**flow/design.v**
```verilog
module input_buffer #(parameter DATA_WIDTH = 8, parameter SIZE = 64)(
    input logic clk,
    input logic rst,
    input logic write_en,
    input logic [DATA_WIDTH-1:0] data_in,
    output logic [DATA_WIDTH-1:0] data_out,
    input logic [$clog2(SIZE)-1:0] read_addr,
    input logic [$clog2(SIZE)-1:0] write_addr
);
    logic [DATA_WIDTH-1:0] buffer [0:SIZE-1];
    always_ff @(posedge clk or posedge rst) begin
        if (rst)
            for (int i = 0; i < SIZE; i++) buffer[i] <= 0;
        else if (write_en)
            buffer[write_addr] <= data_in;
    end
    assign data_out = buffer[read_addr];
endmodule
module weight_buffer #(parameter DATA_WIDTH = 8, parameter SIZE = 9)(
    input logic clk,
    input logic rst,
    input logic write_en,
    input logic [DATA_WIDTH-1:0] data_in,
    input logic [$clog2(SIZE)-1:0] write_addr,
    output logic [SIZE*DATA_WIDTH-1:0] weights
);
    logic [DATA_WIDTH-1:0] buffer [0:SIZE-1];
    always_ff @(posedge clk or posedge rst) begin
        if (rst)
            for (int i = 0; i < SIZE; i++) buffer[i] <= 0;
        else if (write_en)
            buffer[write_addr] <= data_in;
    end
    for (genvar g = 0; g < SIZE; g++) begin : g_out
        assign weights[g*DATA_WIDTH +: DATA_WIDTH] = buffer[g];
    end
endmodule
module conv2d_core #(parameter DATA_WIDTH = 8)(
    input logic clk,
    input logic rst,
    input logic [9*DATA_WIDTH-1:0] input_window,
    input logic [9*DATA_WIDTH-1:0] weights,
    output logic signed [2*DATA_WIDTH-1:0] conv_out
);
    logic signed [2*DATA_WIDTH-1:0] acc, acc_next;
    always_comb begin
        acc_next = 0;
        for (int i = 0; i < 9; i++) begin
            acc_next += $signed(input_window[i*DATA_WIDTH +: DATA_WIDTH]) * $signed(weights[i*DATA_WIDTH +: DATA_WIDTH]);
        end
    end
    always_ff @(posedge clk or posedge rst) begin
        if (rst)
            acc <= 0;
        else
            acc <= acc_next;
    end
    assign conv_out = acc;
endmodule
module relu #(parameter DATA_WIDTH = 16)(
    input logic signed [DATA_WIDTH-1:0] in,
    output logic signed [DATA_WIDTH-1:0] out
);
    assign out = (in > 0) ? in : 0;
endmodule
module max_pool #(parameter DATA_WIDTH = 8)(
    input logic [DATA_WIDTH-1:0] in0, in1, in2, in3,
    output logic [DATA_WIDTH-1:0] out
);
    assign out = (in0 > in1) ? (in0 > in2 ? (in0 > in3 ? in0 : in3) : (in2 > in3 ? in2 : in3)) :
                              (in1 > in2 ? (in1 > in3 ? in1 : in3) : (in2 > in3 ? in2 : in3));
endmodule
module cnn_accel (
    input  logic        clk,
    input  logic        rst,
    input  logic        wr_en,
    input  logic        wr_sel,      
    input  logic [5:0]  wr_addr,
    input  logic [7:0]  wr_data,
    input  logic        start,
    output logic        ready,
    output logic        out_valid,
    output logic [15:0] out_data
);
    typedef enum logic [1:0] {S_IDLE, S_READ, S_CONV, S_POOL} state_t;
    state_t state;
    logic [3:0] k;           
    logic [1:0] s;           
    logic [1:0] py, px;      
    logic [7:0]  pix;
    logic [5:0]  rd_addr;
    logic [71:0] weights;
    logic [7:0]  win [0:8];
    logic [71:0] win_flat;
    logic signed [15:0] conv_out, relu_out;
    logic [15:0] pool_r [0:3];
    logic [15:0] pool_out;
    logic        out_valid_r;
    assign ready = (state == S_IDLE);
    input_buffer #(.DATA_WIDTH(8), .SIZE(64)) u_ibuf (
        .clk(clk), .rst(rst),
        .write_en(wr_en & ~wr_sel & ready),
        .data_in(wr_data),
        .data_out(pix),
        .read_addr(rd_addr),
        .write_addr(wr_addr)
    );
    weight_buffer #(.DATA_WIDTH(8), .SIZE(9)) u_wbuf (
        .clk(clk), .rst(rst),
        .write_en(wr_en & wr_sel & ready),
        .data_in(wr_data),
        .write_addr(wr_addr[3:0]),
        .weights(weights)
    );
    conv2d_core #(.DATA_WIDTH(8)) u_conv (
        .clk(clk), .rst(rst),
        .input_window(win_flat),
        .weights(weights),
        .conv_out(conv_out)
    );
    for (genvar g = 0; g < 9; g++) begin : g_win
        assign win_flat[g*8 +: 8] = win[g];
    end
    relu #(.DATA_WIDTH(16)) u_relu (.in(conv_out), .out(relu_out));
    max_pool #(.DATA_WIDTH(16)) u_pool (
        .in0(pool_r[0]), .in1(pool_r[1]), .in2(pool_r[2]), .in3(pool_r[3]),
        .out(pool_out)
    );
    logic [1:0] ky, kx;
    always_comb begin
        case (k)
            4'd0: begin ky = 2'd0; kx = 2'd0; end
            4'd1: begin ky = 2'd0; kx = 2'd1; end
            4'd2: begin ky = 2'd0; kx = 2'd2; end
            4'd3: begin ky = 2'd1; kx = 2'd0; end
            4'd4: begin ky = 2'd1; kx = 2'd1; end
            4'd5: begin ky = 2'd1; kx = 2'd2; end
            4'd6: begin ky = 2'd2; kx = 2'd0; end
            4'd7: begin ky = 2'd2; kx = 2'd1; end
            default: begin ky = 2'd2; kx = 2'd2; end
        endcase
    end
    logic [2:0] row, col;
    assign row = {py, 1'b0} + {2'b00, s[1]} + {1'b0, ky};
    assign col = {px, 1'b0} + {2'b00, s[0]} + {1'b0, kx};
    assign rd_addr = {row, col};
    always_ff @(posedge clk or posedge rst) begin
        if (rst) begin
            state       <= S_IDLE;
            k           <= 4'd0;
            s           <= 2'd0;
            py          <= 2'd0;
            px          <= 2'd0;
            out_valid_r <= 1'b0;
            for (int i = 0; i < 9; i++) win[i] <= 8'd0;
            for (int i = 0; i < 4; i++) pool_r[i] <= 16'd0;
        end else begin
            out_valid_r <= 1'b0;
            case (state)
                S_IDLE: begin
                    if (start) begin
                        state <= S_READ;
                        k  <= 4'd0;
                        s  <= 2'd0;
                        py <= 2'd0;
                        px <= 2'd0;
                    end
                end
                S_READ: begin
                    win[k] <= pix;
                    if (k == 4'd8) state <= S_CONV;
                    else k <= k + 4'd1;
                end
                S_CONV: begin
                    state <= S_POOL;
                end
                S_POOL: begin
                    pool_r[s] <= relu_out;
                    k <= 4'd0;
                    if (s == 2'd3) begin
                        out_valid_r <= 1'b1;
                        s <= 2'd0;
                        if (px == 2'd2) begin
                            px <= 2'd0;
                            if (py == 2'd2) begin
                                py <= 2'd0;
                                state <= S_IDLE;
                            end else begin
                                py <= py + 2'd1;
                                state <= S_READ;
                            end
                        end else begin
                            px <= px + 2'd1;
                            state <= S_READ;
                        end
                    end else begin
                        s <= s + 2'd1;
                        state <= S_READ;
                    end
                end
                default: state <= S_IDLE;
            endcase
        end
    end
    assign out_valid = out_valid_r;
    assign out_data  = pool_out;
endmodule
```
**flow/run.sh**
```bash
#!/bin/bash
# the make line also repeats each setting of config.mk as NAME=value (left out here)
make -C /OpenROAD-flow-scripts/flow DESIGN_CONFIG=/design/flow/config.mk WORK_HOME=/design/flow/orfs CLKGATE_MAP_FILE= finish
```
**flow/config.mk**
```make
export PLATFORM = sky130hd
export DESIGN_NAME = cnn_accel
export DESIGN_NICKNAME = cnn_accel
export VERILOG_FILES = /design/flow/design.v
export SDC_FILE = /design/flow/constraint.sdc
export NUM_CORES = 4
export LEC_CHECK = 0
export CAP_MARGIN = 25
export CELL_PAD_IN_SITES_GLOBAL_PLACEMENT = 3
export CORE_MARGIN = 7
export CORE_UTILIZATION = 39
export GPL_ROUTABILITY_DRIVEN = 0
export GPL_TIMING_DRIVEN = 1
export MAX_ROUTING_LAYER = met4
export MIN_ROUTING_LAYER = met1
export PLACE_DENSITY_LB_ADDON = 0.22
export SETUP_SLACK_MARGIN = 0.17
export SLEW_MARGIN = 15
export TNS_END_PERCENT = 65
```
**flow/constraint.sdc**
```tcl
create_clock -name core_clock -period 6.95 [get_ports {clk}]
set_input_delay 1.3900 -clock core_clock [delete_from_list [all_inputs] [get_ports {clk}]]
set_output_delay 1.3900 -clock core_clock [all_outputs]
set_load 0.01 [all_outputs]
```
==> flow_summary.ini, run 1 <==
; yosys + openroad results
[run_status]
status = complete, but fails checks
violations = setup timing

[cts]
postCtsHoldBufs = 0
cts_tree = yes
cts.clk_slew.worst_paths_ns = 0.06
worstSkewPairLatency_ns = 0.72
cts_sinks = 751
cts_buffers = 92
cts_buffer_depth = 3
htree_levels = 3
cts_root_buffer = clkbuf_16

[setup_path]
reg2reg_depth = 23
cpPeakStageDelay_ns = 0.65
path_delay_family = adder cells
path_cells = buf_6 -> and2_4 -> fa_2 -> fa_1 -> inv_2 -> fa_1 -> inv_2 -> fa_1 -> fa_1 -> fa_2 -> fa_2 -> fa_1 -> fa_1 -> inv_2 -> fa_1 -> inv_2 -> ha_4 -> buf_6 -> nand3_4 -> a211oi_4 -> nor2_1 -> a21oi_1 -> xor2_1
path_max_fanout = 5
slowest_stage = fa_2
cp_data_arrival_time_ns = 8.27
r2r_setup_slack_ns = -0.73
worstSetupPathType = reg2reg
r2r-start = win[1][7]
worst-path-stages = 23
cp-endpoint = u_conv.acc[14]
cp-startpoint = win[1][7]
rr_endpoint = u_conv.acc[14]
cp-start-kind = flip-flop
crit_top_cell = fa_1
required_ns = 7.54
endpoint_kind = flip-flop
crit_buf_inv = 6

[synthesis]
adder_share = 0.298
synth_area_per_cell_sq_um = 11.0
ys_warn_count = 10
ys_top_cells_by_count = inv_1, dfrtp_1, fa_1
compound_area_frac = 0.0714
largest_area_cell = dfrtp_1
synth_area_sq_um = 58600
ys_seq_share = 0.321
ys.flops = 751
synthXorXnorAreaFrac = 0.0140
synth-async-reset-ratio = 1.00
syn_nets = 6308
synth-main-ff-cell = dfrtp_1
ys_cells = 5308
top_cell_area_share = 0.320
enable_flop_cells = 0
top_cells_by_area = dfrtp_1, fa_1, mux2_2
synth.area.mux_share = 0.124
syn_inst = 5308
synth_chip_area_sq_um = 58600
ys_types = 84
simple_gate_share = 0.103
ys_top_logic_family = adder cells
synth.most_common_cell = inv_1

[pwr]
p_leak_nw = 33.6
power.internal_w = 0.0125
pwr-share-seq = 0.220
clkPwrFrac = 0.217
vdd_ir_drop_max_v = 0.000418
pg_comb_w = 0.0131
sw_frac_of_total = 0.463
p_clk_w = 0.00505
comb_power_share = 0.563
power_leader = combinational cells
seq_power_w = 0.00514
p_per_area_nw_per_um2 = 340
power_switching_w = 0.0108

[timing]
worst_pin_slew_ns = 1.11
fmax_mhz = 130
final-hold-violation-count = 0
min_period_ns = 7.68
skew_ns = 0.0725
grt_setup_unrepaired = yes
post-route-period-util = 1.11
whs_ns = 0.358
maxSlewHeadroom = 0.258
fin_ws_ns = -0.732
slew_viol_final = 0
finalSetupViolations = 8

[floorplanning]
die_area_sq_um = 161000
coreArea_sq_um = 149000
rows = 142
ioPinCount = 37
die_x_um = 402
fp.dieH_um = 402
initCoreUtil = 0.392

[global_routing]
grt.overflow.total = 0
track_usage = 0.259
grt_pass1_wl_um = 304000
antenna_found_initial = 7
grt_pass1_vias = 43600
grt_max_degree = 145

[layout]
syn_to_final_growth_pct = 17.0
fin_area_sq_um = 68500
fin_util = 0.459
fin_nets = 6735

[detailed_routing]
drc = 0
wirelength_met1_um = 89700
dr_wl_met2_um = 96100
wl_per_cell_um = 26.0
routed-wl-met3_um = 8780
vias = 41200
first_pass_iters = 5
postRouteAntennaNets = 0
routed_wl_um = 203000
avgViaCountPerCell = 5.26
drtIter0Drc = 3103
top_layer = met4

[placed_design]
port_buffers = 36
post-place-ws_ns = -0.935
dp_hpwl_um = 155000
placed_area_sq_um = 64300

[min_path]
min_path_cells = 0
hold_path_end = state[3]
holdCritPathClass = reg2reg
hp-start = state[1]

[flow_run]
warnings = 50
maxCapViolCount = 0
## area by class of cell
type,count,area [sq um]
clock inverters,36,505
fillers,14100,80900
inverters,839,3150
well taps,2016,2520
diodes,2,5.00
clock buffers,131,2650
multi-input cells,3507,36300
repair buffers,544,4530
flip-flops and latches,751,18900
## through the flow
step           setup TNS (ns)  instances  total power [W]
2_1_floorplan        -3553.95       5308           0.0112
3_3_place_gp            -5.05       7583           0.0176
6_report                -3.67       7826           0.0233
3_5_place_dp            -5.17       7593           0.0176
4_1_cts                 -3.62       7798           0.0231
5_1_grt                 -5.24       7825           0.0244
## routing by layer
layer  global-route usage  up-vias
met4               0.0891        0
met2                0.413     1092
met3               0.0262      312
li1                     -    18200
met1                0.349    21500
met5                    -        -
## repair_timing
| item | in CTS | in global routing |
|---|---|---|
| cloned | 0 | 0 |
| setup endpoints to repair | 11 | 11 |
| setup buffers | 38 | 23 |
| pin swaps | 64 | 69 |
| resized | 124 | 87 |
==> run 2: changes to the inputs <==
Settings changed: CAP_MARGIN 25 to 20, CELL_PAD_IN_SITES_GLOBAL_PLACEMENT 3 to unset, CORE_MARGIN 7 to 2, CORE_UTILIZATION 39 to 58, CTS_CLUSTER_SIZE set to 96, GPL_ROUTABILITY_DRIVEN 0 to unset, GPL_TIMING_DRIVEN 1 to unset, MAX_ROUTING_LAYER met4 to unset, MIN_ROUTING_LAYER met1 to unset, PLACE_DENSITY_LB_ADDON 0.22 to unset, SETUP_SLACK_MARGIN 0.17 to unset, SLEW_MARGIN 15 to 20, TNS_END_PERCENT 65 to unset.
Clock period 6.95 ns to 5.11 ns, I/O delays scaled along.
==> run 2 against run 1 <==
  * Register-to-register slack worse by 1.7 ns
  * Sequential share of layout area down 0.065 points
  * Critical path type unchanged
  * Count of clock-buffer cells in the layout shrank 8
  * Critical endpoint is now u_conv.acc[15]
  * Worst setup slack got worse by 1.7 ns
  * Largest power group unchanged
  * First-iteration DRC count increased by 14%
  * The layout still fails its checks (setup timing)
  * Largest cell class unchanged
==> flow_summary.ini, run 2 <==
; yosys + openroad results
[placed_design]
place.gp.congestion = 0.970
dp_hpwl_um = 145000
port_buffers = 36

[cts]
cts_root_buffer = clkbuf_16
htree_levels = 3
worstSkewPairLatency_ns = 0.71
cts_tree = yes
cts.clk_slew.worst_paths_ns = 0.06
postCtsHoldBufs = 0
cts_sinks = 751
cts_buffers = 89
cts_buffer_depth = 3

[synthesis]
syn_nets = 6308
ys_cells = 5308
top_cell_area_share = 0.320
synth.area.mux_share = 0.124
synthXorXnorAreaFrac = 0.0140
enable_flop_cells = 0
synth.most_common_cell = inv_1
ys.flops = 751
ys_top_logic_family = adder cells
synth-main-ff-cell = dfrtp_1
top_cells_by_area = dfrtp_1, fa_1, mux2_2
largest_area_cell = dfrtp_1
synth-async-reset-ratio = 1.00
simple_gate_share = 0.103
synth_area_sq_um = 58600
ys_top_cells_by_count = inv_1, dfrtp_1, fa_1
syn_inst = 5308
ys_types = 84
synth_chip_area_sq_um = 58600
adder_share = 0.298
ys_seq_share = 0.321
synth_area_per_cell_sq_um = 11.0
ys_warn_count = 10
compound_area_frac = 0.0714

[setup_path]
rr_endpoint = u_conv.acc[15]
r2r_setup_slack_ns = -2.39
slowest_stage = fa_2
cp-start-kind = flip-flop
reg2reg_depth = 26
cpPeakStageDelay_ns = 0.57
path_max_fanout = 5
crit_buf_inv = 9
worstSetupPathType = reg2reg
endpoint_kind = flip-flop
cp-startpoint = u_wbuf.buffer[7][3]
r2r-start = u_wbuf.buffer[7][3]
cp_data_arrival_time_ns = 8.10
worst-path-stages = 26
required_ns = 5.71
crit_top_cell = fa_1
path_delay_family = adder cells
cp-endpoint = u_conv.acc[15]

[timing]
final-hold-violation-count = 0
slew_viol_final = 0
worst_pin_slew_ns = 1.24
finalSetupViolations = 14
min_period_ns = 7.50
post-route-period-util = 1.47
fin_ws_ns = -2.39
fmax_mhz = 133
fin_setup_tns_ns = -23.93
skew_ns = 0.0504
maxSlewHeadroom = 0.171
grt_setup_unrepaired = yes

[layout]
seq_area_sq_um = 18900
syn_to_final_growth_pct = 17.3
fin_nets = 6794
fillCellCount = 7664
comb_area_sq_um = 36700

[pwr]
sw_frac_of_total = 0.458
pwr-share-seq = 0.207
vdd_ir_drop_max_v = 0.000589
power_leader = combinational cells
p_leak_nw = 34.1
p_clk_w = 0.00680
power.internal_w = 0.0185
p_per_area_nw_per_um2 = 497
pg_comb_w = 0.0203
comb_power_share = 0.594
power_switching_w = 0.0156
clkPwrFrac = 0.199
fin_total_pwr_w = 0.0341
seq_power_w = 0.00706

[detailed_routing]
routed-wl-met3_um = 12100
avgViaCountPerCell = 5.89
vias = 42200
wirelength_met1_um = 77100
postRouteAntennaNets = 0
top_layer = met5
dr_wl_met2_um = 87700
drtIter0Drc = 3524
routed_wl_um = 190000
first_pass_iters = 6
drc = 0
wl_per_cell_um = 26.5

[global_routing]
track_usage = 0.377
grt.overflow.total = 0
antenna_found_initial = 5
grt_pass1_wl_um = 286000
grt_max_degree = 128
grt_pass1_vias = 44000

[floorplanning]
fp.dieH_um = 322
rows = 116
initCoreUtil = 0.585
die_x_um = 322
coreArea_sq_um = 100000
ioPinCount = 37
die_area_sq_um = 104000

[run_status]
violations = setup timing
status = complete, but fails checks

[flow_run]
warnings = 43
maxCapViolCount = 0

[min_path]
min_path_cells = 0
holdCritPathClass = reg2reg
hold_path_end = state[3]
hp-start = state[1]
run 2: timing repair:
item	CTS	global route
endpoints found under the setup margin	36	68
gates resized	95	164
pin swaps	78	89
endpoints found under the hold margin	0	0
gates cloned	0	1
buffers inserted	25	29
run 2: metal layers:
layer  GRT usage  vias up
li1            -    18300
met1       0.505    21700
met2       0.594     1680
met3      0.0551      496
met4       0.211        2
met5           0        -
run 2: final cells by class:
| class | count | share of cell area |
|---|---|---|
| Tap cell | 1298 | 0.0236 |
| Clock inverter | 40 | 0.00901 |
| Sequential cell | 751 | 0.275 |
| Clock buffer | 123 | 0.0365 |
| Multi-Input combinational cell | 3507 | 0.535 |
| Antenna cell | 2 | 0.0000728 |
| Timing Repair Buffer | 606 | 0.0759 |
| Inverter | 839 | 0.0459 |
run 2: stage by stage:
stage | std cells | utilization | cell area, sq um | setup slack (ns) | hold slack [ns]
CTS | 7134 | 0.678 | 67900 | -2.35 | 0.361
floorplan | 5308 | - | 58900 | -6.21 | 0.331
global placement | 6947 | 0.642 | 64300 | -2.43 | 0.363
finish | 7166 | 0.686 | 68700 | -2.39 | 0.356
global route | 7164 | 0.686 | 68700 | -2.62 | 0.381
detailed placement | 6947 | 0.642 | 64300 | -2.50 | 0.355
==> run 3: changes to the inputs <==
Settings changed: ABC_AREA set to 1, CAP_MARGIN 20 to 25, CORE_UTILIZATION 58 to 61, CTS_CLUSTER_SIZE 96 to unset, GPL_ROUTABILITY_DRIVEN set to 0, MAX_ROUTING_LAYER set to met5, PLACE_DENSITY set to 0.46, SETUP_SLACK_MARGIN set to 1.99, SLEW_MARGIN 20 to 0.
Clock period 5.11 ns to 6.67 ns, I/O delays scaled along.
==> run 3 against run 2 <==
  * The layout still fails its checks (setup timing)
  * Synthesized cell count up 39%
  * Critical path type unchanged
  * Highest routed layer is now met4
  * Clock power fell by 26%
  * Sequential share of layout area up 0.12 points
==> flow_summary.ini, run 3 <==
; yosys + openroad results
[run_status]
status = complete, but fails checks
violations = setup timing

[flow_run]
warnings = 52
maxCapViolCount = 0

[layout]
fillCellCount = 7873
syn_to_final_growth_pct = 14.6
fin_nets = 8630
finalNonFillerCells = 8981

[setup_path]
endpoint_kind = flip-flop
r2r_setup_slack_ns = -0.81
required_ns = 7.25
cp-endpoint = u_conv.acc[14]
crit_buf_inv = 7
cp-start-kind = flip-flop
cpPeakStageDelay_ns = 0.64
worst-path-stages = 28
path_max_fanout = 4
path_delay_family = adder cells
cp_data_arrival_time_ns = 8.06
r2r-start = u_wbuf.buffer[3][7]
reg2reg_depth = 28
cp-startpoint = u_wbuf.buffer[3][7]
slowest_stage = fa_2
crit_top_cell = fa_1
worstSetupPathType = reg2reg
rr_endpoint = u_conv.acc[14]

[cts]
postCtsHoldBufs = 0
worstSkewPairLatency_ns = 0.69
htree_levels = 3
cts_tree = yes
cts_sinks = 751
cts_buffer_depth = 3
cts.clk_slew.worst_paths_ns = 0.06
cts_root_buffer = clkbuf_16
cts_buffers = 86

[floorplanning]
coreArea_sq_um = 96900
rows = 114
initCoreUtil = 0.617
die_x_um = 317
fp.dieH_um = 317
die_area_sq_um = 101000
ioPinCount = 37

[pwr]
power.internal_w = 0.00999
p_clk_w = 0.00502
sw_frac_of_total = 0.411
pg_comb_w = 0.00709
pwr-share-seq = 0.286
clkPwrFrac = 0.296
power_switching_w = 0.00697
comb_power_share = 0.418
vdd_ir_drop_max_v = 0.000472
power_leader = combinational cells
p_leak_nw = 36.7
p_per_area_nw_per_um2 = 248
seq_power_w = 0.00486

[detailed_routing]
dr_wl_met2_um = 85300
routed-wl-met3_um = 25600
vias = 50900
first_pass_iters = 7
top_layer = met4
postRouteAntennaNets = 0
wirelength_met1_um = 80500
routed_wl_um = 201000
drc = 0
drtIter0Drc = 5875
avgViaCountPerCell = 5.67
wl_per_cell_um = 22.4

[synthesis]
top_cell_area_share = 0.314
synth-main-ff-cell = dfrtp_1
simple_gate_share = 0.211
synth.most_common_cell = nand2_1
top_cells_by_area = dfrtp_1, fa_1, nand2_1
syn_nets = 8385
ys_warn_count = 10
enable_flop_cells = 0
synth_area_sq_um = 59800
compound_area_frac = 0.0666
ys_types = 46
syn_inst = 7385
synth_area_per_cell_sq_um = 8.10
synth_chip_area_sq_um = 59800
ys_cells = 7385
largest_area_cell = dfrtp_1
ys_seq_share = 0.314
synthXorXnorAreaFrac = 0.00642
synth.area.mux_share = 0
ys_top_cells_by_count = nand2_1, inv_1, dfrtp_1
adder_share = 0.292
synth-async-reset-ratio = 1.00
ys_top_logic_family = adder cells
ys.flops = 751

[timing]
fmax_mhz = 134
maxSlewHeadroom = 0.262
slew_viol_final = 0
final-hold-violation-count = 0
fin_ws_ns = -0.810
min_period_ns = 7.48
grt_setup_unrepaired = yes
skew_ns = 0.0322
finalSetupViolations = 10
worst_pin_slew_ns = 1.11
fin_setup_tns_ns = -6.02
post-route-period-util = 1.12

[global_routing]
antenna_found_initial = 9
grt.overflow.total = 0
grt_pass1_wl_um = 304000
grt_max_degree = 149
track_usage = 0.412
grt_pass1_vias = 50000

[placed_design]
dpl.cell_count = 8704
port_buffers = 36
dp_hpwl_um = 149000

[min_path]
min_path_cells = 0
hold_path_end = state[3]
holdCritPathClass = reg2reg
hp-start = state[1]
-- run 3: per-stage QoR --
stage	setup WS [ns]	instance area, sq um	hold slack [ns]	util	total power, W
2_1_floorplan	-4.96	60300	0.331	-	0.00825
3_3_place_gp	-0.806	63300	0.335	0.653	0.0106
3_5_place_dp	-0.832	63400	0.337	0.654	0.0107
4_1_cts	-0.739	67700	0.352	0.699	0.0164
5_1_grt	-1.02	68500	0.360	0.707	0.0175
6_report	-0.810	68500	0.350	0.707	0.0170
-- run 3: metal layers --
layer	vias up	global-route usage
met1	24900	0.576
met3	562	0.137
li1	22700	-
met4	0	0.161
met2	2756	0.596
met5	-	0
-- run 3: area by class of cell --
class	count	area, sq um	share of cell area
timing repair buffer	486	4240	0.0620
clock buffer	118	2430	0.0355
tap	1276	1600	0.0233
multi-input combinational	4911	35500	0.519
inverter	1394	5260	0.0768
sequential	751	18900	0.276
clock inverter	38	517	0.00754
antenna	7	17.5	0.000256
-- run 3: what timing repair did --
item | 4_1_cts | 5_1_grt
gates cloned | 1 | 1
endpoints found under the setup margin | 102 | 102
pin swaps | 100 | 57
buffers inserted | 78 | 29
resized | 226 | 164
==> run 4: changes to the inputs <==
Settings changed: ABC_AREA 1 to unset, CAP_MARGIN 25 to 15, CTS_CLUSTER_DIAMETER set to 30, CTS_CLUSTER_SIZE set to 25, GPL_ROUTABILITY_DRIVEN 0 to unset, MAX_ROUTING_LAYER met5 to met4, PLACE_DENSITY 0.46 to unset, SETUP_SLACK_MARGIN 1.99 to 1.51, SLEW_MARGIN 0 to 20.
Clock period 6.67 ns to 5.2 ns, I/O delays scaled along.
==> run 4 against run 3 <==
  * The layout still fails its checks (setup timing)
  * Fmax rose by 0.22%
  * Worst hold slack improved by 0.0020 ns
  * Sequential power rose by 43%
  * Core utilization rose by 7.8 points
  * Routed wire length rose by 1.6%
  * Critical path depth fell by 4
  * Count of clock-buffer cells in the layout rose by 100
  * Flip-flop count did not move
  * Clock skew rose by 0.053 ns
  * Final cell count fell by 17%
  * Synthesized cell count fell by 28%
  * First-iteration DRC count fell by 19%
  * Critical endpoint unchanged
==> flow_summary.ini, run 4 <==
; yosys + openroad results
[run_status]
status = complete, but fails checks
violations = setup timing

[detailed_routing]
vias = 45200
drtIter0Drc = 4784
first_pass_iters = 6
drc = 0
wl_per_cell_um = 27.5
postRouteAntennaNets = 0
avgViaCountPerCell = 6.08
routed_wl_um = 204000

[timing]
post-route-period-util = 1.44
skew_ns = 0.0854
whs_ns = 0.352
min_period_ns = 7.46
fmax_mhz = 134
grt_setup_unrepaired = yes
final-hold-violation-count = 0
worst_pin_slew_ns = 1.27
slew_viol_final = 0
maxSlewHeadroom = 0.154
fin_setup_tns_ns = -23.79
fin_ws_ns = -2.26
finalSetupViolations = 13

[cts]
cts_sinks = 751
cts_buffers = 175
worstSkewPairLatency_ns = 0.81
postCtsHoldBufs = 0
htree_levels = 4
cts.clk_slew.worst_paths_ns = 0.05
cts_root_buffer = clkbuf_16
cts_buffer_depth = 3
cts_tree = yes

[setup_path]
cp_data_arrival_time_ns = 8.12
required_ns = 5.86
cp-endpoint = u_conv.acc[14]
cpPeakStageDelay_ns = 0.56
crit_top_cell = fa_1
path_max_fanout = 6
r2r_setup_slack_ns = -2.26
worst-path-stages = 24
cp-startpoint = win[7][5]
path_cells = buf_4 -> and2_1 -> fa_1 -> inv_1 -> fa_1 -> fa_1 -> inv_1 -> fa_1 -> inv_2 -> fa_1 -> inv_1 -> fa_1 -> fa_2 -> fa_1 -> fa_1 -> inv_1 -> fa_1 -> inv_1 -> ha_4 -> nand3_1 -> a211oi_2 -> nor2_1 -> a21oi_1 -> xor2_1
slowest_stage = fa_1
path_delay_family = adder cells
reg2reg_depth = 24
crit_buf_inv = 7
r2r-start = win[7][5]
worstSetupPathType = reg2reg
cp-start-kind = flip-flop
endpoint_kind = flip-flop
rr_endpoint = u_conv.acc[14]

[synthesis]
largest_area_cell = dfrtp_1
ys_cells = 5308
top_cell_area_share = 0.320
ys_top_cells_by_count = inv_1, dfrtp_1, fa_1
ys.flops = 751
simple_gate_share = 0.103
synth.most_common_cell = inv_1
enable_flop_cells = 0
synth_area_sq_um = 58600
synth_area_per_cell_sq_um = 11.0
ys_types = 84
synth-main-ff-cell = dfrtp_1
synth_chip_area_sq_um = 58600
synth.area.mux_share = 0.124
synthXorXnorAreaFrac = 0.0140
syn_nets = 6308
ys_seq_share = 0.321
syn_inst = 5308
ys_warn_count = 10
ys_top_logic_family = adder cells
synth-async-reset-ratio = 1.00
top_cells_by_area = dfrtp_1, fa_1, mux2_2
adder_share = 0.298
compound_area_frac = 0.0714

[global_routing]
grt_pass1_vias = 47600
track_usage = 0.440
grt_pass1_wl_um = 306000
gr-usage-met1 = 0.543
grtUsageMet2 = 0.645
grt.overflow.total = 0
grt_max_degree = 134
grt_busiest_layer = met2
grt_util_met3 = 0.0980
antenna_found_initial = 8

[floorplanning]
die_area_sq_um = 98500
initCoreUtil = 0.616
coreArea_sq_um = 95200
ioPinCount = 37
rows = 113
fp.dieH_um = 314
die_x_um = 314

[pwr]
pg_comb_w = 0.0258
comb_power_share = 0.583
p_leak_nw = 36.8
p_per_area_nw_per_um2 = 594
sw_frac_of_total = 0.435
power_leader = combinational cells
pwr-share-seq = 0.157
power_switching_w = 0.0193
power.internal_w = 0.0250
p_clk_w = 0.0115
clkPwrFrac = 0.260
seq_power_w = 0.00696
vdd_ir_drop_max_v = 0.000820

[min_path]
hp-start = state[1]
holdCritPathClass = reg2reg
hold_path_end = state[3]
min_path_cells = 0

[layout]
finalNonFillerCells = 7426
fillCellCount = 6044
syn_to_final_growth_pct = 27.5
fin_util = 0.785
fin_nets = 7006

[placed_design]
dpl.cell_count = 6893
place.gp.congestion = 1.02
port_buffers = 36
dp_hpwl_um = 144000
post-place-ws_ns = -2.41

[flow_run]
maxCapViolCount = 0
warnings = 44
-- run 4: per-stage QoR --
stage                     area [sq um]  total power [W]
final                            74700           0.0443
after global routing             74700           0.0454
after CTS                        73600           0.0424
after detailed placement         64200           0.0245
after global placement           64200           0.0244
after floorplan                  59000           0.0158
-- run 4: layout make-up --
cell class,instances,area [sq um],share of cell area
multi-input combinational,3509,38000,0.509
clock buffer,218,4770,0.0639
inverter,839,3160,0.0423
antenna,6,15.0,0.000201
sequential,751,18900,0.253
tap,1265,1580,0.0212
timing repair buffer,730,6800,0.0910
clock inverter,108,1500,0.0201
-- run 4: metal layers --
layer | wire length, um | vias to the layer above
met5 | 0 | -
met4 | 17900 | 0
met3 | 18300 | 820
met2 | 92000 | 2429
met1 | 76200 | 23000
li1 | - | 18900
-- run 4: timing repair --
item	4_1_cts	5_1_grt
cloned	9	2
pin swaps	182	86
gates resized	539	169
buffers inserted	151	38
setup endpoints to repair	103	103
==> run 5: changes to the inputs <==
Settings changed: CAP_MARGIN 15 to 20, CORE_UTILIZATION 61 to 72, CTS_CLUSTER_DIAMETER 30 to 382, CTS_CLUSTER_SIZE 25 to 10, MAX_ROUTING_LAYER met4 to unset, PLACE_DENSITY set to 0.86, SETUP_SLACK_MARGIN 1.51 to 3.45, TNS_END_PERCENT set to 5.
Clock period 5.2 ns to 12.8 ns, I/O delays scaled along.
==> run 5 against run 4 <==
  * Synthesized area is the same
  * Combinational power shrank 77%
  * Register-to-register slack gained 6.7 ns
  * Fails layout checks on capacitance limit, slew limit
  * Worst hold slack gained 0.011 ns
  * Clock power shrank 81%
  * Synthesized cell count is the same
  * Largest cell class unchanged
  * First-iteration DRC count grew 13%
==> flow_summary.ini, run 5 <==
; yosys + openroad results
[pwr]
power.internal_w = 0.00572
seq_power_w = 0.00296
power_switching_w = 0.00528
clkPwrFrac = 0.202
p_leak_nw = 30.9
pwr-share-seq = 0.269
p_per_area_nw_per_um2 = 176
power_leader = combinational cells
pg_comb_w = 0.00581
comb_power_share = 0.529
vdd_ir_drop_max_v = 0.000223
p_clk_w = 0.00222
sw_frac_of_total = 0.480

[run_status]
status = complete, but fails checks
violations = capacitance limit, slew limit

[setup_path]
cpPeakStageDelay_ns = 0.67
cp-startpoint = win[7][7]
cp-endpoint = u_conv.acc[15]
worst-path-stages = 23
path_delay_family = adder cells
path_cells = and2_1 -> inv_1 -> fa_1 -> inv_1 -> fa_1 -> fa_1 -> fa_1 -> fa_1 -> inv_1 -> fa_1 -> fa_1 -> inv_1 -> fa_1 -> fa_1 -> inv_1 -> fa_1 -> inv_1 -> ha_1 -> and2_1 -> o41ai_1 -> o21ai_0 -> o41ai_1 -> xnor2_1
cp_data_arrival_time_ns = 8.95
cp-start-kind = flip-flop
crit_top_cell = fa_1
r2r_setup_slack_ns = 4.43
endpoint_kind = flip-flop
crit_buf_inv = 6
rr_endpoint = u_conv.acc[15]
reg2reg_depth = 23
slowest_stage = o41ai_1
required_ns = 13.38
path_max_fanout = 9
r2r-start = win[7][7]
worstSetupPathType = reg2reg

[floorplanning]
die_area_sq_um = 83700
fp.dieH_um = 289
initCoreUtil = 0.727
coreArea_sq_um = 80500
die_x_um = 289
rows = 104
ioPinCount = 37

[synthesis]
synthXorXnorAreaFrac = 0.0140
compound_area_frac = 0.0714
ys_top_logic_family = adder cells
synth-main-ff-cell = dfrtp_1
simple_gate_share = 0.103
syn_nets = 6308
top_cell_area_share = 0.320
synth.most_common_cell = inv_1
synth.area.mux_share = 0.124
enable_flop_cells = 0
largest_area_cell = dfrtp_1
ys.flops = 751
synth_area_per_cell_sq_um = 11.0
ys_types = 84
syn_inst = 5308
synth-async-reset-ratio = 1.00
synth_chip_area_sq_um = 58600
ys_cells = 5308
ys_warn_count = 10
top_cells_by_area = dfrtp_1, fa_1, mux2_2
ys_top_cells_by_count = inv_1, dfrtp_1, fa_1
adder_share = 0.298
synth_area_sq_um = 58600
ys_seq_share = 0.321

[layout]
finalNonFillerCells = 6375
syn_to_final_growth_pct = 6.68
fin_nets = 6295
fin_util = 0.776

[global_routing]
grt_pass1_vias = 44600
grt.overflow.total = 0
grt_max_degree = 194
antenna_found_initial = 9
track_usage = 0.439
grt_pass1_wl_um = 270000

[cts]
worstSkewPairLatency_ns = 0.69
cts_sinks = 751
postCtsHoldBufs = 0
cts_buffer_depth = 3
cts_root_buffer = clkbuf_16
cts_tree = yes
cts.clk_slew.worst_paths_ns = 0.07
post_cts_resized = 0
cts_buffers = 85
post_cts_buffers = 0
htree_levels = 3

[placed_design]
post-place-ws_ns = 4.47
dpl.cell_count = 6265
place.gp.congestion = 1.03
dp_hpwl_um = 125000
port_buffers = 36

[min_path]
min_path_cells = 0
hp-start = state[1]
holdCritPathClass = reg2reg
hold_path_end = state[3]

[timing]
min_period_ns = 8.37
fin_ws_ns = 4.43
skew_ns = 0.0506
finalSetupViolations = 0
slew_viol_final = 1
grt_setup_unrepaired = no
fmax_mhz = 119
final-hold-violation-count = 0
whs_ns = 0.363
post-route-period-util = 0.654
worst_pin_slew_ns = 1.47
maxSlewHeadroom = -0.00684

[detailed_routing]
vias = 42400
drtIter0Drc = 5407
wl_per_cell_um = 27.6
drc = 0
routed_wl_um = 176000
first_pass_iters = 7
postRouteAntennaNets = 0
avgViaCountPerCell = 6.64

[flow_run]
maxCapViolCount = 1
warnings = 42
-- run 5: layout make-up --
cell class	count	area, sq um
Multi-Input combinational cell	3507	35900
Sequential cell	751	18800
Fill cell	5003	18100
Inverter	839	3150
Clock buffer	95	2190
Tap cell	1060	1330
Timing Repair Buffer	111	952
Clock inverter	7	189
Antenna cell	5	12.5
-- run 5: through the flow --
| stage | power [W] | TNS (ns) | area, sq um |
|---|---|---|---|
| CTS | 0.0107 | 0 | 62400 |
| floorplan | 0.00609 | -40.89 | 58600 |
| detailed placement | 0.00844 | 0 | 60000 |
| global placement | 0.00835 | 0 | 60000 |
| finish | 0.0110 | 0 | 62500 |
| global route | 0.0113 | 0 | 62500 |
-- run 5: per-layer routing --
metal	wire [um]	GRT usage
met5	94	0.00511
met4	15200	0.308
met3	19000	0.114
met2	79900	0.666
met1	61700	0.556
==> run 6: changes to the inputs <==
Settings changed: ABC_AREA set to 1, CTS_CLUSTER_DIAMETER 382 to 104, CTS_CLUSTER_SIZE 10 to unset, HOLD_SLACK_MARGIN set to 0.27, PLACE_DENSITY 0.86 to unset, PLACE_DENSITY_LB_ADDON set to 0.03, SETUP_SLACK_MARGIN 3.45 to -0.46, TNS_END_PERCENT 5 to unset.
Clock period 12.8 ns to 6.33 ns, I/O delays scaled along.
==> run 6 against run 5 <==
  * Fails layout checks on setup timing
  * First-iteration DRC count is 29% higher
  * Worst setup slack worse by 5.7 ns
  * Die area is 2.0% higher
  * Sequential power is 73% higher
  * Critical endpoint unchanged
  * Largest power group unchanged
  * Highest routed layer unchanged
==> flow_summary.ini, run 6 <==
; yosys + openroad results
[setup_path]
worst-path-stages = 29
crit_buf_inv = 4
endpoint_kind = flip-flop
path_delay_family = adder cells
cpPeakStageDelay_ns = 0.66
slowest_stage = fa_2
rr_endpoint = u_conv.acc[15]
cp_data_arrival_time_ns = 8.11
cp-startpoint = win[3][7]
r2r_setup_slack_ns = -1.26
cp-start-kind = flip-flop
cp-endpoint = u_conv.acc[15]
crit_top_cell = nand2_1
path_max_fanout = 4
worstSetupPathType = reg2reg
reg2reg_depth = 29
r2r-start = win[3][7]
required_ns = 6.85

[placed_design]
port_buffers = 36
placed_area_sq_um = 63200
place.gp.congestion = 1.06
dp_hpwl_um = 143000

[floorplanning]
coreArea_sq_um = 82100
fp.dieH_um = 292
die_x_um = 292
rows = 105
ioPinCount = 37
initCoreUtil = 0.728
die_area_sq_um = 85400

[layout]
comb_area_sq_um = 35000
seq_area_sq_um = 18900
fin_area_sq_um = 67100
syn_to_final_growth_pct = 12.3
fin_nets = 8588
fillCellCount = 5363

[pwr]
comb_power_share = 0.381
pg_comb_w = 0.00631
pwr-share-seq = 0.309
p_per_area_nw_per_um2 = 247
p_clk_w = 0.00513
power_leader = combinational cells
vdd_ir_drop_max_v = 0.000502
power_switching_w = 0.00684
power.internal_w = 0.00972
p_leak_nw = 36.4
sw_frac_of_total = 0.413
clkPwrFrac = 0.310
seq_power_w = 0.00511

[synthesis]
enable_flop_cells = 0
syn_nets = 8385
ys.flops = 751
syn_inst = 7385
ys_top_logic_family = adder cells
ys_top_cells_by_count = nand2_1, inv_1, dfrtp_1
top_cell_area_share = 0.314
ys_types = 46
ys_seq_share = 0.314
synth.most_common_cell = nand2_1
synth-main-ff-cell = dfrtp_1
synth_chip_area_sq_um = 59800
compound_area_frac = 0.0666
synth_area_per_cell_sq_um = 8.10
synth-async-reset-ratio = 1.00
synthXorXnorAreaFrac = 0.00642
adder_share = 0.292
ys_warn_count = 10
largest_area_cell = dfrtp_1
top_cells_by_area = dfrtp_1, fa_1, nand2_1
simple_gate_share = 0.211
synth_area_sq_um = 59800
ys_cells = 7385
synth.area.mux_share = 0

[cts]
cts_tree = yes
cts_buffer_depth = 3
cts_sinks = 751
cts_buffers = 82
cts.clk_slew.worst_paths_ns = 0.06
worstSkewPairLatency_ns = 0.70
htree_levels = 3
cts_root_buffer = clkbuf_16

[timing]
finalSetupViolations = 12
min_period_ns = 7.59
post-route-period-util = 1.20
slew_viol_final = 0
fin_ws_ns = -1.26
fin_setup_tns_ns = -10.34
skew_ns = 0.0686
maxSlewHeadroom = 0.173
fmax_mhz = 132
grt_setup_unrepaired = yes
final-hold-violation-count = 0
worst_pin_slew_ns = 1.24

[global_routing]
grt_pass1_wl_um = 301000
track_usage = 0.470
gr-usage-met1 = 0.621
grt_pass1_vias = 52500
grt_busiest_layer = met2
grt.overflow.total = 0
grt_util_met3 = 0.169
antenna_found_initial = 12
grtUsageMet2 = 0.692
grt_max_degree = 165

[detailed_routing]
wl_per_cell_um = 22.6
avgViaCountPerCell = 6.03
drtIter0Drc = 6973
first_pass_iters = 9
drc = 0
routed_wl_um = 198000
postRouteAntennaNets = 0
vias = 52600

[run_status]
violations = setup timing
status = complete, but fails checks

[min_path]
min_path_cells = 0
holdCritPathClass = reg2reg
hold_path_end = state[3]
hp-start = state[1]

[flow_run]
warnings = 48
maxCapViolCount = 0
-- run 6: repair_timing --
item | CTS | global route
pin swaps | 64 | 92
hold buffers | 0 | 0
gates cloned | 0 | 0
buffers inserted | 25 | 30
setup endpoints to repair | 10 | 11
gates resized | 61 | 170
hold endpoints to repair | 0 | 0
-- run 6: final cells by class --
| class | instances | share of cell area |
|---|---|---|
| multi-input cells | 4910 | 0.522 |
| flip-flops and latches | 751 | 0.281 |
| repair buffers | 449 | 0.0555 |
| clock inverters | 34 | 0.00742 |
| inverters | 1394 | 0.0782 |
| diodes | 5 | 0.000186 |
| well taps | 1070 | 0.0199 |
| clock buffers | 118 | 0.0354 |
-- run 6: through the flow --
step / setup WS (ns) / power (W) / hold slack (ns) / std cells / utilization
3_3_place_gp: -1.16 / 0.0111 / 0.335 / 8521 / 0.770
5_1_grt: -1.45 / 0.0171 / 0.335 / 8729 / 0.817
2_1_floorplan: -5.23 / 0.00869 / 0.331 / 7385 / -
3_5_place_dp: -1.26 / 0.0112 / 0.357 / 8521 / 0.770
4_1_cts: -1.12 / 0.0162 / 0.347 / 8697 / 0.809
6_report: -1.26 / 0.0166 / 0.336 / 8731 / 0.817
-- run 6: layer usage --
| metal | routed length [um] | up-vias |
|---|---|---|
| met2 | 85400 | 3754 |
| met3 | 29100 | 865 |
| met5 | 78 | - |
| li1 | - | 22600 |
| met4 | 12500 | 12 |
| met1 | 70500 | 25400 |
==> run 7: changes to the inputs <==
Settings changed: ABC_AREA 1 to unset, CORE_UTILIZATION 72 to 70, CTS_CLUSTER_DIAMETER 104 to unset, CTS_CLUSTER_SIZE set to 44, HOLD_SLACK_MARGIN 0.27 to unset, PLACE_DENSITY_LB_ADDON 0.03 to unset, SETUP_SLACK_MARGIN -0.46 to unset.
Clock period 6.33 ns to 6.25 ns, I/O delays scaled along.
==> run 7 against run 6 <==
  * Flip-flop count unchanged
  * Die area up 0.76%
  * Largest power group unchanged
  * Worst setup slack better by 0.035 ns
  * Largest cell class unchanged
  * Still fails the layout checks on setup timing
  * Synthesized cell count down 28%
  * Clock power up 1%
  * Highest routed layer unchanged
==> flow_summary.ini, run 7 <==
; yosys + openroad results
[run_status]
status = complete, but fails checks
violations = setup timing

[global_routing]
grt_max_degree = 166
antenna_found_initial = 9
track_usage = 0.440
grt_pass1_wl_um = 278000
grt_pass1_vias = 45200
grt.overflow.total = 0

[timing]
slew_viol_final = 0
fmax_mhz = 134
grt_setup_unrepaired = yes
fin_ws_ns = -1.22
finalSetupViolations = 12
skew_ns = 0.0310
whs_ns = 0.356
final-hold-violation-count = 0
worst_pin_slew_ns = 1.27
min_period_ns = 7.47
post-route-period-util = 1.20
maxSlewHeadroom = 0.149

[synthesis]
synth_area_per_cell_sq_um = 11.0
ys.flops = 751
syn_inst = 5308
top_cell_area_share = 0.320
ys_top_cells_by_count = inv_1, dfrtp_1, fa_1
synth-async-reset-ratio = 1.00
synth.most_common_cell = inv_1
simple_gate_share = 0.103
synth.area.mux_share = 0.124
top_cells_by_area = dfrtp_1, fa_1, mux2_2
ys_seq_share = 0.321
enable_flop_cells = 0
compound_area_frac = 0.0714
ys_top_logic_family = adder cells
synthXorXnorAreaFrac = 0.0140
largest_area_cell = dfrtp_1
synth_area_sq_um = 58600
synth-main-ff-cell = dfrtp_1
adder_share = 0.298
synth_chip_area_sq_um = 58600
ys_types = 84
ys_warn_count = 10
ys_cells = 5308
syn_nets = 6308

[setup_path]
cp-start-kind = flip-flop
cpPeakStageDelay_ns = 0.64
path_max_fanout = 4
cp-endpoint = u_conv.acc[15]
rr_endpoint = u_conv.acc[15]
cp_data_arrival_time_ns = 8.06
endpoint_kind = flip-flop
r2r_setup_slack_ns = -1.22
path_cells = buf_4 -> and2_2 -> fa_1 -> inv_1 -> buf_4 -> fa_1 -> fa_1 -> fa_1 -> fa_1 -> fa_1 -> fa_2 -> fa_1 -> fa_1 -> fa_2 -> xnor2_2 -> xnor2_1 -> xnor2_1 -> xnor2_1 -> xnor2_1 -> xnor2_1 -> xnor2_1 -> buf_4 -> xnor2_1
cp-startpoint = u_wbuf.buffer[6][3]
r2r-start = u_wbuf.buffer[6][3]
worst-path-stages = 23
worstSetupPathType = reg2reg
crit_buf_inv = 4
required_ns = 6.84
reg2reg_depth = 23
path_delay_family = adder cells
crit_top_cell = fa_1
slowest_stage = fa_2

[min_path]
min_path_cells = 0
hp-start = state[1]
hold_path_end = state[3]
holdCritPathClass = reg2reg

[floorplanning]
coreArea_sq_um = 83300
fp.dieH_um = 293
die_x_um = 293
rows = 106
die_area_sq_um = 86000
initCoreUtil = 0.703
ioPinCount = 37

[pwr]
pg_comb_w = 0.0144
pwr-share-seq = 0.226
p_per_area_nw_per_um2 = 380
power_leader = combinational cells
seq_power_w = 0.00575
sw_frac_of_total = 0.463
clkPwrFrac = 0.204
p_clk_w = 0.00518
p_leak_nw = 33.3
power_switching_w = 0.0117
vdd_ir_drop_max_v = 0.000612
comb_power_share = 0.569
power.internal_w = 0.0136
fin_total_pwr_w = 0.0254

[layout]
fin_nets = 6676
syn_to_final_growth_pct = 13.9
fillCellCount = 5174
fin_area_sq_um = 66700
fin_util = 0.801

[cts]
worstSkewPairLatency_ns = 0.69
cts_root_buffer = clkbuf_16
cts_buffers = 84
cts_sinks = 751
postCtsHoldBufs = 0
cts_tree = yes
cts_buffer_depth = 3
cts.clk_slew.worst_paths_ns = 0.06
htree_levels = 3

[flow_run]
warnings = 56
maxCapViolCount = 0

[detailed_routing]
avgViaCountPerCell = 6.35
vias = 43300
first_pass_iters = 6
postRouteAntennaNets = 0
routed_wl_um = 184000
drtIter0Drc = 4641
drc = 0
wl_per_cell_um = 27.0

[placed_design]
post-place-ws_ns = -1.38
dp_hpwl_um = 136000
port_buffers = 36
placed_area_sq_um = 63000
place.gp.congestion = 1.01
==> run 7: layout make-up <==
type,instances,area (sq um),share of cell area
Inverter,839,3160,0.0474
Timing Repair Buffer,493,4110,0.0615
Antenna cell,4,10.0,0.000150
Multi-Input combinational cell,3507,36400,0.546
Clock buffer,110,2330,0.0349
Sequential cell,751,18800,0.282
Clock inverter,40,519,0.00778
Tap cell,1080,1350,0.0202
==> run 7: metrics by stage <==
step,setup TNS (ns),std cells
finish,-10.36,6824
CTS,-10.03,6790
global placement,-8.92,6615
floorplan,-3978.09,5308
global route,-12.23,6820
detailed placement,-9.81,6616
==> run 7: what timing repair did <==
| action | in CTS | in global routing |
|---|---|---|
| gates cloned | 0 | 0 |
| pin swaps | 57 | 66 |
| setup buffers | 28 | 35 |
| gates resized | 85 | 77 |
| setup endpoints to repair | 12 | 28 |
==> run 7: per-layer routing <==
| metal | vias to the layer above | routed length [um] | global-route usage |
|---|---|---|---|
| li1 | 18100 | - | - |
| met1 | 21900 | 67400 | 0.567 |
| met2 | 2587 | 83100 | 0.666 |
| met3 | 781 | 17400 | 0.0952 |
| met4 | 4 | 16600 | 0.322 |
| met5 | - | 64 | 0 |
==> run 8: changes to the inputs <==
Settings changed: ABC_AREA set to 1, CORE_UTILIZATION 70 to 72, CTS_CLUSTER_SIZE 44 to 74, MAX_ROUTING_LAYER set to met4, PLACE_DENSITY_LB_ADDON set to 0.01, SETUP_SLACK_MARGIN set to 2.92.
Clock period 6.25 ns to 10.3 ns, I/O delays scaled along.
==> run 8 against run 7 <==
  * Clock power is 37% lower
  * Global-route usage grew 4.2 points
  * Synthesized cell count grew 39%
  * Critical path depth rose by 4
  * Highest routed layer is now met4
  * Worst setup slack gained 4.0 ns
  * Now clean on timing, DRC and antenna
  * Largest cell class unchanged
  * Count of clock-buffer cells in the layout is 8 higher
  * Die area fell by 0.76%
  * Sequential power is 45% lower
  * Routed wire length increased by 5.7%
  * Final cell count grew 24%
  * Via count rose by 18%
==> flow_summary.ini, run 8 <==
; yosys + openroad results
[layout]
syn_to_final_growth_pct = 8.42
fin_nets = 8320
fin_area_sq_um = 64800

[min_path]
hold_path_end = state[3]
holdCritPathClass = reg2reg
min_path_cells = 0
hp-start = state[1]

[setup_path]
cp-endpoint = u_conv.acc[14]
cp_data_arrival_time_ns = 8.10
reg2reg_depth = 27
required_ns = 10.88
worst-path-stages = 27
crit_top_cell = fa_1
endpoint_kind = flip-flop
r2r-start = u_wbuf.buffer[7][7]
rr_endpoint = u_conv.acc[14]
worstSetupPathType = reg2reg
r2r_setup_slack_ns = 2.77
cpPeakStageDelay_ns = 0.55
path_max_fanout = 8
crit_buf_inv = 7
cp-startpoint = u_wbuf.buffer[7][7]
cp-start-kind = flip-flop
path_delay_family = adder cells
slowest_stage = fa_2

[detailed_routing]
drc = 0
vias = 51100
routed_wl_um = 195000
avgViaCountPerCell = 6.03
wl_per_cell_um = 23.0
first_pass_iters = 7
postRouteAntennaNets = 0
drtIter0Drc = 7064

[pwr]
power_switching_w = 0.00424
vdd_ir_drop_max_v = 0.000368
p_leak_nw = 34.9
p_per_area_nw_per_um2 = 158
power.internal_w = 0.00597
power_leader = combinational cells
comb_power_share = 0.373
p_clk_w = 0.00324
pwr-share-seq = 0.310
pg_comb_w = 0.00381
sw_frac_of_total = 0.415
seq_power_w = 0.00316
clkPwrFrac = 0.318

[flow_run]
maxCapViolCount = 0
warnings = 47

[cts]
cts.clk_slew.worst_paths_ns = 0.06
cts_root_buffer = clkbuf_16
worstSkewPairLatency_ns = 0.71
htree_levels = 3
cts_tree = yes
cts_buffer_depth = 3
cts_buffers = 83
cts_sinks = 751
postCtsHoldBufs = 0

[timing]
post-route-period-util = 0.731
maxSlewHeadroom = 0.157
min_period_ns = 7.53
fmax_mhz = 133
whs_ns = 0.353
grt_setup_unrepaired = yes
slew_viol_final = 0
worst_pin_slew_ns = 1.27
skew_ns = 0.0811
finalSetupViolations = 0
final-hold-violation-count = 0

[placed_design]
port_buffers = 36
place.gp.congestion = 1.03
dp_hpwl_um = 140000
placed_area_sq_um = 60500

[synthesis]
synth_area_per_cell_sq_um = 8.10
synth_chip_area_sq_um = 59800
syn_nets = 8385
compound_area_frac = 0.0666
synth_area_sq_um = 59800
ys_seq_share = 0.314
adder_share = 0.292
synth.area.mux_share = 0
top_cell_area_share = 0.314
top_cells_by_area = dfrtp_1, fa_1, nand2_1
synth.most_common_cell = nand2_1
ys_top_logic_family = adder cells
syn_inst = 7385
largest_area_cell = dfrtp_1
enable_flop_cells = 0
ys_types = 46
ys_cells = 7385
ys_top_cells_by_count = nand2_1, inv_1, dfrtp_1
synthXorXnorAreaFrac = 0.00642
simple_gate_share = 0.211
ys_warn_count = 10
synth-main-ff-cell = dfrtp_1
ys.flops = 751
synth-async-reset-ratio = 1.00

[floorplanning]
rows = 105
fp.dieH_um = 292
ioPinCount = 37
initCoreUtil = 0.728
die_x_um = 292
coreArea_sq_um = 82100
die_area_sq_um = 85400

[global_routing]
track_usage = 0.482
grt.overflow.total = 0
grt_pass1_wl_um = 298000
grt_pass1_vias = 50900
grt_max_degree = 177
antenna_found_initial = 7

[run_status]
status = finished clean
[run 8: final cells by class]
cell class	instances	area, sq um
multi-input cells	4910	34800
flip-flops and latches	751	18900
fillers	5664	17300
inverters	1394	5250
clock buffers	118	2400
repair buffers	180	1480
well taps	1070	1340
clock inverters	35	588
diodes	13	32.5
[run 8: stage by stage]
stage                     utilization  setup slack (ns)  instances  total power, W   TNS, ns
after floorplan                     -             -2.05       7385         0.00532  -1540.89
after global placement          0.737              2.51       8199         0.00677         0
after detailed placement        0.737              2.46       8199         0.00680         0
after CTS                       0.781              2.85       8396          0.0100         0
after global routing            0.789              2.52       8465          0.0105         0
final                           0.789              2.77       8471          0.0102         0
[run 8: per-layer routing]
metal,track usage,part of all wire,vias up
li1,-,-,22100
met2,0.683,0.43,3550
met1,0.628,0.37,24700
met5,-,0,-
met3,0.173,0.15,722
met4,0.217,0.057,0
[run 8: timing repair]
item,4_1_cts,5_1_grt
resized,116,102
buffers inserted,44,61
pin swaps,33,62
setup endpoints to repair,7,8
==> run 9: changes to the inputs <==
Settings changed: CTS_CLUSTER_SIZE 74 to unset, MAX_ROUTING_LAYER met4 to unset, PLACE_DENSITY set to 0.66, PLACE_DENSITY_LB_ADDON 0.01 to unset, SETUP_SLACK_MARGIN 2.92 to unset.
Clock period 10.3 ns to 5.17 ns, I/O delays scaled along.
==> run 9 against run 8 <==
  * Now fails the layout checks on setup timing
  * Synthesized cell count stayed put
  * Final cell count rose by 3.9%
  * Sequential share of layout area is 1.4 points lower
  * Combinational power is 110% higher
  * Routed wire length increased by 2.0%
  * Global-route usage decreased by 0.93 points
  * Count of clock-buffer cells in the layout shrank 1
  * Worst setup slack lost 5.1 ns
  * Via count grew 3.6%
  * Flip-flop count stayed put
  * Core utilization grew 3.7 points
  * Critical path type unchanged
  * Highest routed layer is now met5
==> flow_summary.ini, run 9 <==
; yosys + openroad results
[run_status]
status = complete, but fails checks
violations = setup timing

[timing]
fmax_mhz = 133
fin_setup_tns_ns = -24.79
grt_setup_unrepaired = yes
min_period_ns = 7.50
slew_viol_final = 0
post-route-period-util = 1.45
worst_pin_slew_ns = 1.25
skew_ns = 0.0433
finalSetupViolations = 13
fin_ws_ns = -2.33
maxSlewHeadroom = 0.170
final-hold-violation-count = 0

[layout]
fillCellCount = 5189
fin_area_sq_um = 67900
syn_to_final_growth_pct = 13.5
fin_nets = 8655

[synthesis]
synth.most_common_cell = nand2_1
synth-main-ff-cell = dfrtp_1
ys_warn_count = 10
largest_area_cell = dfrtp_1
ys_top_logic_family = adder cells
top_cell_area_share = 0.314
ys_types = 46
synth_chip_area_sq_um = 59800
adder_share = 0.292
synth-async-reset-ratio = 1.00
compound_area_frac = 0.0666
top_cells_by_area = dfrtp_1, fa_1, nand2_1
ys_seq_share = 0.314
synth.area.mux_share = 0
synthXorXnorAreaFrac = 0.00642
enable_flop_cells = 0
synth_area_sq_um = 59800
ys_cells = 7385
synth_area_per_cell_sq_um = 8.10
simple_gate_share = 0.211
ys.flops = 751
ys_top_cells_by_count = nand2_1, inv_1, dfrtp_1
syn_nets = 8385
syn_inst = 7385

[setup_path]
endpoint_kind = flip-flop
path_max_fanout = 4
cpPeakStageDelay_ns = 0.56
cp_data_arrival_time_ns = 8.04
rr_endpoint = u_conv.acc[15]
cp-endpoint = u_conv.acc[15]
worst-path-stages = 31
crit_buf_inv = 9
reg2reg_depth = 31
worstSetupPathType = reg2reg
cp-startpoint = u_wbuf.buffer[8][1]
required_ns = 5.71
r2r_setup_slack_ns = -2.33
cp-start-kind = flip-flop
path_delay_family = adder cells
r2r-start = u_wbuf.buffer[8][1]
crit_top_cell = fa_1
slowest_stage = fa_1

[placed_design]
place.gp.congestion = 1.05
port_buffers = 36
placed_area_sq_um = 63900
dp_hpwl_um = 147000

[detailed_routing]
vias = 52900
postRouteAntennaNets = 0
first_pass_iters = 13
avgViaCountPerCell = 6.01
routed_wl_um = 199000
wl_per_cell_um = 22.6
drtIter0Drc = 7431
drc = 0

[floorplanning]
ioPinCount = 37
coreArea_sq_um = 82100
rows = 105
fp.dieH_um = 292
die_area_sq_um = 85400
initCoreUtil = 0.728
die_x_um = 292

[min_path]
holdCritPathClass = reg2reg
hp-start = state[1]
min_path_cells = 0
hold_path_end = state[3]

[cts]
cts_sinks = 751
htree_levels = 3
cts_buffer_depth = 3
cts_tree = yes
postCtsHoldBufs = 0
cts_buffers = 82
cts.clk_slew.worst_paths_ns = 0.06
worstSkewPairLatency_ns = 0.67
cts_root_buffer = clkbuf_16

[pwr]
power_switching_w = 0.00836
comb_power_share = 0.389
power.internal_w = 0.0122
seq_power_w = 0.00626
pwr-share-seq = 0.304
power_leader = combinational cells
fin_total_pwr_w = 0.0206
p_per_area_nw_per_um2 = 303
sw_frac_of_total = 0.407
p_leak_nw = 36.7
pg_comb_w = 0.00801
vdd_ir_drop_max_v = 0.000623
p_clk_w = 0.00630
clkPwrFrac = 0.306

[flow_run]
warnings = 44
maxCapViolCount = 0

[global_routing]
grt_pass1_wl_um = 302000
track_usage = 0.473
grt_pass1_vias = 53100
antenna_found_initial = 5
grt.overflow.total = 0
grt_max_degree = 109
==> run 9: final cells by class <==
cell class	instances	area, sq um	area share
diodes	9	22.5	0.000332
clock buffers	117	2360	0.0348
clock inverters	33	497	0.00732
inverters	1394	5250	0.0774
multi-input cells	4910	35100	0.517
flip-flops and latches	751	18900	0.278
well taps	1070	1340	0.0197
repair buffers	516	4420	0.0651
==> run 9: repair_timing <==
| item | 4_1_cts | 5_1_grt |
|---|---|---|
| setup buffers | 31 | 24 |
| pin swaps | 96 | 105 |
| hold endpoints to repair | 0 | 0 |
| setup endpoints to repair | 13 | 38 |
| gates resized | 113 | 142 |
==> run 9: stage by stage <==
step | hold slack (ns) | cells | worst slack, ns | utilization
CTS | 0.350 | 8767 | -2.21 | 0.819
global route | 0.355 | 8792 | -2.53 | 0.826
detailed placement | 0.337 | 8587 | -2.34 | 0.778
global placement | 0.333 | 8587 | -2.31 | 0.778
floorplan | 0.331 | 7385 | -6.16 | -
finish | 0.350 | 8800 | -2.33 | 0.826
==> run 9: metal layers <==
| layer | wire length, um | vias to the layer above | part of all wire | GRT usage |
|---|---|---|---|---|
| met5 | 270 | - | 0.0014 | 0 |
| met4 | 11800 | 8 | 0.059 | 0.220 |
| met3 | 29100 | 802 | 0.15 | 0.188 |
| met2 | 86000 | 3656 | 0.43 | 0.704 |
| met1 | 71600 | 25600 | 0.36 | 0.613 |
| li1 | - | 22800 | - | - |
==> run 10: changes to the inputs <==
Settings changed: ABC_AREA 1 to unset, CORE_MARGIN 2 to 4, CORE_UTILIZATION 72 to 66, PLACE_DENSITY 0.66 to unset.
Clock period 5.17 ns to 6.45 ns, I/O delays scaled along.
==> run 10 against run 9 <==
  * The layout still fails its checks (setup timing)
  * Final cell count is 22% lower
  * Sequential share of layout area grew 0.53 points
  * Worst setup slack better by 1.3 ns
  * Flip-flop count did not move
  * Critical path depth decreased by 7
  * Register-to-register slack improved by 1.3 ns
  * Combinational power rose by about 70%
  * Largest power group unchanged
  * Highest routed layer is now met4
==> flow_summary.ini, run 10 <==
; yosys + openroad results
[layout]
fin_nets = 6655
seq_area_sq_um = 18800
finalNonFillerCells = 6888
fin_area_sq_um = 66400
comb_area_sq_um = 36400
syn_to_final_growth_pct = 13.4
fillCellCount = 6175

[min_path]
hold_path_end = state[3]
holdCritPathClass = reg2reg
min_path_cells = 0
hp-start = state[1]

[cts]
cts_root_buffer = clkbuf_16
cts_buffer_depth = 3
cts_tree = yes
cts.clk_slew.worst_paths_ns = 0.06
worstSkewPairLatency_ns = 0.68
cts_sinks = 751
cts_buffers = 85
postCtsHoldBufs = 0
htree_levels = 3

[global_routing]
grt.overflow.total = 0
track_usage = 0.398
grt_pass1_wl_um = 278000
antenna_found_initial = 4
grt_max_degree = 131
grt_pass1_vias = 44500

[detailed_routing]
drtIter0Drc = 4298
routed-wl-met3_um = 15000
dr_wl_met2_um = 81500
postRouteAntennaNets = 0
wl_per_cell_um = 26.3
avgViaCountPerCell = 6.17
first_pass_iters = 9
drc = 0
vias = 42500
routed_wl_um = 181000
wirelength_met1_um = 69300
top_layer = met4

[floorplanning]
initCoreUtil = 0.664
fp.dieH_um = 306
coreArea_sq_um = 88200
die_x_um = 306
die_area_sq_um = 93600
rows = 109
ioPinCount = 37

[pwr]
pwr-share-seq = 0.232
power_switching_w = 0.0111
power_leader = combinational cells
seq_power_w = 0.00558
power.internal_w = 0.0129
sw_frac_of_total = 0.462
pg_comb_w = 0.0136
p_per_area_nw_per_um2 = 362
p_leak_nw = 33.1
fin_total_pwr_w = 0.0240
p_clk_w = 0.00485
clkPwrFrac = 0.202
comb_power_share = 0.566
vdd_ir_drop_max_v = 0.000597

[run_status]
status = complete, but fails checks
violations = setup timing

[setup_path]
path_max_fanout = 6
endpoint_kind = flip-flop
reg2reg_depth = 24
crit_top_cell = fa_1
r2r_setup_slack_ns = -0.99
cp_data_arrival_time_ns = 8.00
rr_endpoint = u_conv.acc[15]
cp-endpoint = u_conv.acc[15]
path_delay_family = adder cells
cpPeakStageDelay_ns = 0.57
required_ns = 7.01
slowest_stage = fa_1
r2r-start = u_wbuf.buffer[4][4]
worstSetupPathType = reg2reg
cp-startpoint = u_wbuf.buffer[4][4]
path_cells = buf_6 -> buf_6 -> and2_4 -> fa_2 -> buf_6 -> fa_1 -> fa_1 -> inv_2 -> fa_1 -> inv_2 -> fa_1 -> fa_2 -> fa_1 -> fa_2 -> fa_1 -> inv_1 -> fa_1 -> inv_2 -> ha_4 -> and3_1 -> a21oi_1 -> o21ai_2 -> o41ai_2 -> xnor2_1
cp-start-kind = flip-flop
crit_buf_inv = 7
worst-path-stages = 24

[placed_design]
port_buffers = 36
dp_hpwl_um = 134000
place.gp.congestion = 0.983
dpl.cell_count = 6699
placed_area_sq_um = 63100

[timing]
post-route-period-util = 1.15
finalSetupViolations = 12
maxSlewHeadroom = 0.0838
grt_setup_unrepaired = yes
slew_viol_final = 0
min_period_ns = 7.44
fmax_mhz = 134
fin_setup_tns_ns = -7.97
fin_ws_ns = -0.994
skew_ns = 0.0212
final-hold-violation-count = 0
worst_pin_slew_ns = 1.37

[synthesis]
enable_flop_cells = 0
synth_area_per_cell_sq_um = 11.0
ys.flops = 751
ys_top_logic_family = adder cells
ys_warn_count = 10
synthXorXnorAreaFrac = 0.0140
ys_seq_share = 0.321
syn_nets = 6308
compound_area_frac = 0.0714
synth-main-ff-cell = dfrtp_1
synth_chip_area_sq_um = 58600
synth.area.mux_share = 0.124
ys_top_cells_by_count = inv_1, dfrtp_1, fa_1
largest_area_cell = dfrtp_1
simple_gate_share = 0.103
adder_share = 0.298
syn_inst = 5308
synth.most_common_cell = inv_1
top_cell_area_share = 0.320
synth-async-reset-ratio = 1.00
ys_cells = 5308
top_cells_by_area = dfrtp_1, fa_1, mux2_2
ys_types = 84
synth_area_sq_um = 58600

[flow_run]
warnings = 52
maxCapViolCount = 0
## run 10: stage by stage
| stage | util | hold slack, ns | setup WS [ns] |
|---|---|---|---|
| 2_1_floorplan | - | 0.331 | -5.13 |
| 3_3_place_gp | 0.715 | 0.346 | -1.06 |
| 3_5_place_dp | 0.715 | 0.336 | -1.19 |
| 4_1_cts | 0.749 | 0.367 | -0.989 |
| 5_1_grt | 0.753 | 0.373 | -1.27 |
| 6_report | 0.753 | 0.362 | -0.994 |
## run 10: metal layers
| metal | track usage | vias to the layer above |
|---|---|---|
| met1 | 0.525 | 21700 |
| li1 | - | 18100 |
| met5 | 0 | - |
| met4 | 0.253 | 0 |
| met2 | 0.614 | 2088 |
| met3 | 0.0753 | 630 |
## run 10: timing repair
action | CTS | global route
buffers inserted | 10 | 25
setup endpoints to repair | 12 | 12
gates cloned | 0 | 0
pin swaps | 34 | 56
gates resized | 54 | 74
## run 10: area by class of cell
class | instances | area share
multi-input cells | 3507 | 0.547
flip-flops and latches | 751 | 0.283
repair buffers | 471 | 0.0591
inverters | 839 | 0.0475
clock buffers | 127 | 0.0370
well taps | 1165 | 0.0219
clock inverters | 25 | 0.00399
diodes | 3 | 0.000113
Power figures rest on the tool's default switching activity, not on a simulated workload.
